// enduro_video
module enduro_video(iRST_n,
                    iVGA_CLK,
                    show_cars,
                    car_user_x,
                    car2_x,
                    car2_y,
                    car3_x,
                    car3_y,
                    oBLANK_n,
                    oHS,
                    oVS,
                    b_data,
                    g_data,
                    r_data);
input iRST_n;
input iVGA_CLK;
input show_cars;
input [9:0] car_user_x;
input [9:0] car2_x;
input [9:0] car2_y;
input [9:0] car3_x;
input [9:0] car3_y;
output reg oBLANK_n;
output reg oHS;
output reg oVS;
output [7:0] b_data;
output [7:0] g_data;
output [7:0] r_data;
wire rst;
reg [18:0] ADDR;
wire [9:0] SCREEN_HEIGHT;
wire [10:0] SCREEN_WIDTH;
wire [5:0] CAR_WIDTH, CAR_HEIGHT;
wire [8:0] CAR_USER_Y;
wire [23:0] BGR_data_out;
assign SCREEN_HEIGHT = 10'd480;
assign SCREEN_WIDTH = 11'd640;
assign CAR_WIDTH = 6'd23;
assign CAR_HEIGHT = 6'd36;
assign CAR_USER_Y = SCREEN_HEIGHT - CAR_HEIGHT;
wire [23:0] bgr_data_raw;
wire cBLANK_n,cHS,cVS;
assign rst = ~iRST_n;
video_sync_generator LTM_ins (.vga_clk(iVGA_CLK),
                              .reset(rst),
                              .blank_n(cBLANK_n),
                              .HS(cHS),
                              .VS(cVS));
always@(posedge iVGA_CLK, negedge iRST_n)
begin
  if (!iRST_n)
     ADDR<=19'd0;
  else if (cHS==1'b0 && cVS==1'b0)
     ADDR<=19'd0;
  else if (cBLANK_n==1'b1)
     ADDR<=ADDR+1;
end
    draw_dynamic_cars draw_cars(
			.clk(iVGA_CLK),
        .addr(ADDR),
        .bgr_data_in(bgr_data_raw),
        .bgr_data_out(BGR_data_out),
			.SHOW_CARS(show_cars),
        .CAR_WIDTH(CAR_WIDTH),
        .CAR_HEIGHT(CAR_HEIGHT),
  ...
Size in the first run: about 3700 cells after synthesis, about 53 flip-flops, about 80 I/O pins.
make LEC_CHECK=0 ABC_AREA=1 CAP_MARGIN=20 CORE_ASPECT_RATIO=0.5 CORE_MARGIN=2 CORE_UTILIZATION=72 CTS_CLUSTER_DIAMETER=400 CTS_CLUSTER_SIZE=99 PLACE_DENSITY=0.42 SLEW_MARGIN=20 TNS_END_PERCENT=5 finish   # period 8.21 ns
run.sh (not shown) runs the stock make flow with config.mk's settings and CLKGATE_MAP_FILE=.
Next try:
PLACE_DENSITY = not set   (was 0.42)
clock period = 9.83 ns   (was 8.21 ns; I/O delays follow)
- clock-buffer cell count is higher by 3
- first-iteration DRC count is higher by 2.9%
- global-route usage stays flat
- via count is higher by 1.5%
Next try:
ABC_AREA = not set   (was 1)
CORE_ASPECT_RATIO = not set   (was 0.5)
CTS_CLUSTER_DIAMETER = not set   (was 400)
CTS_CLUSTER_SIZE = 23   (was 99)
HOLD_SLACK_MARGIN = -0.08   (was not set)
PLACE_DENSITY_LB_ADDON = 0.24   (was not set)
TNS_END_PERCENT = not set   (was 5)
clock period = 5.9 ns   (was 9.83 ns; I/O delays follow)
The new run completed and failed the layout checks on negative setup slack.
Clock power came out higher by well over a third.
Final cell count rises by a few percent.
Area after synthesis is higher by a few percent.
Critical path depth fell by 18.
Next try:
CORE_ASPECT_RATIO = 0.88   (was not set)
CTS_CLUSTER_SIZE = 14   (was 23)
SLEW_MARGIN = 0   (was 20)
Outcome: Now the flow never finished: it broke off in global routing (5_1_grt), error GRT-0232. Area after synthesis is unchanged. Die size is about the same. Synthesized cell count is unchanged.
Next try:
CORE_ASPECT_RATIO = not set   (was 0.88)
CORE_UTILIZATION = 71   (was 72)
CTS_CLUSTER_SIZE = 40   (was 14)
HOLD_SLACK_MARGIN = not set   (was -0.08)
PLACE_DENSITY_LB_ADDON = not set   (was 0.24)
SLEW_MARGIN = 20   (was 0)
clock period = 11.7 ns   (was 5.9 ns; I/O delays follow)
With this change the flow passed the timing, DRC and antenna checks.
Die size came out higher by 1.4%.
Area after synthesis is unchanged.
Synthesized cell count does not change.

Starting RTL as in the previous note.
==> flow/config.mk <==
export PLATFORM = sky130hd
export DESIGN_NAME = enduro_video
export DESIGN_NICKNAME = enduro_video
export VERILOG_FILES = /design/flow/design.v
export SDC_FILE = /design/flow/constraint.sdc
export NUM_CORES = 4
export LEC_CHECK = 0
export ABC_AREA = 0
export CAP_MARGIN = 30
export CORE_MARGIN = 2
export CORE_UTILIZATION = 72
export CTS_CLUSTER_DIAMETER = 220
export CTS_CLUSTER_SIZE = 51
export GPL_ROUTABILITY_DRIVEN = 0
export HOLD_SLACK_MARGIN = 0.08
export PLACE_DENSITY = 0.35
export SETUP_SLACK_MARGIN = 1.79
export SLEW_MARGIN = 30
==> flow/constraint.sdc <==
create_clock -name core_clock -period 6.38 [get_ports {iVGA_CLK}]
set_input_delay 1.2760 -clock core_clock [delete_from_list [all_inputs] [get_ports {iVGA_CLK}]]
set_output_delay 1.2760 -clock core_clock [all_outputs]
set_load 0.01 [all_outputs]
The starting point reached the layout checks and failed them: setup timing.
Next try:
- ABC_AREA: 0 -> default
- CAP_MARGIN: 30 -> 20
- CORE_UTILIZATION: 72 -> 49
- CTS_CLUSTER_DIAMETER: 220 -> default
- CTS_CLUSTER_SIZE: 51 -> default
- GPL_ROUTABILITY_DRIVEN: 0 -> default
- HOLD_SLACK_MARGIN: 0.08 -> default
- PLACE_DENSITY: 0.35 -> default
- SETUP_SLACK_MARGIN: 1.79 -> default
- SLEW_MARGIN: 30 -> 20
- clock period: 6.38 -> 8.67 ns (I/O delays scaled with it)
After rerunning:
- Now the flow finished clean
- routed wire length goes down by 4.8%
- sequential cell count is unchanged
- total power goes down by 30%
- first-iteration DRC count goes down by 48%
- via count goes down by 12%
- global-route usage goes down by 16 points
- design area goes down by 8.6%
- count of clock-buffer cells in the layout does not change
- hold slack degrades by 0.023 ns
- worst setup slack improves by 1.2 ns
Next try:
- CORE_UTILIZATION: 49 -> 40
Final area increases by 0.62%.
Hold slack stays flat.
Wire length goes down by 5.5%.
Sequential power hardly moves.
Register-to-register slack gains 0.09 ns.
Next try:
- CTS_CLUSTER_DIAMETER: default -> 399
- CTS_CLUSTER_SIZE: default -> 100
- TNS_END_PERCENT: default -> 15
- clock period: 8.67 -> 15.0 ns (I/O delays scaled with it)
Outcome: Setup slack improved by 5.7 ns. Clock-buffer cell count is unchanged. Via count rose by 0.35%.
Next try:
- ABC_AREA: default -> 0
- CORE_UTILIZATION: 40 -> 65
- CTS_CLUSTER_DIAMETER: 399 -> 285
- HOLD_SLACK_MARGIN: default -> 0.23
- PLACE_DENSITY: default -> 0.38
- TNS_END_PERCENT: 15 -> default
The new run produced a clean layout.
Via count rose by 4.7%.
Global-route usage rose by 15 points.
Clock skew stays flat.
Worst setup slack loses 0.33 ns.
Power fell by 0.63%.
Worst hold slack loses 0.0067 ns.
Final cell count fell by 7.8%.
Synthesized area does not change.
First-iteration DRC count rose by 43%.
Wire length fell by 0.90%.
Power and IR drop assume default switching activity.
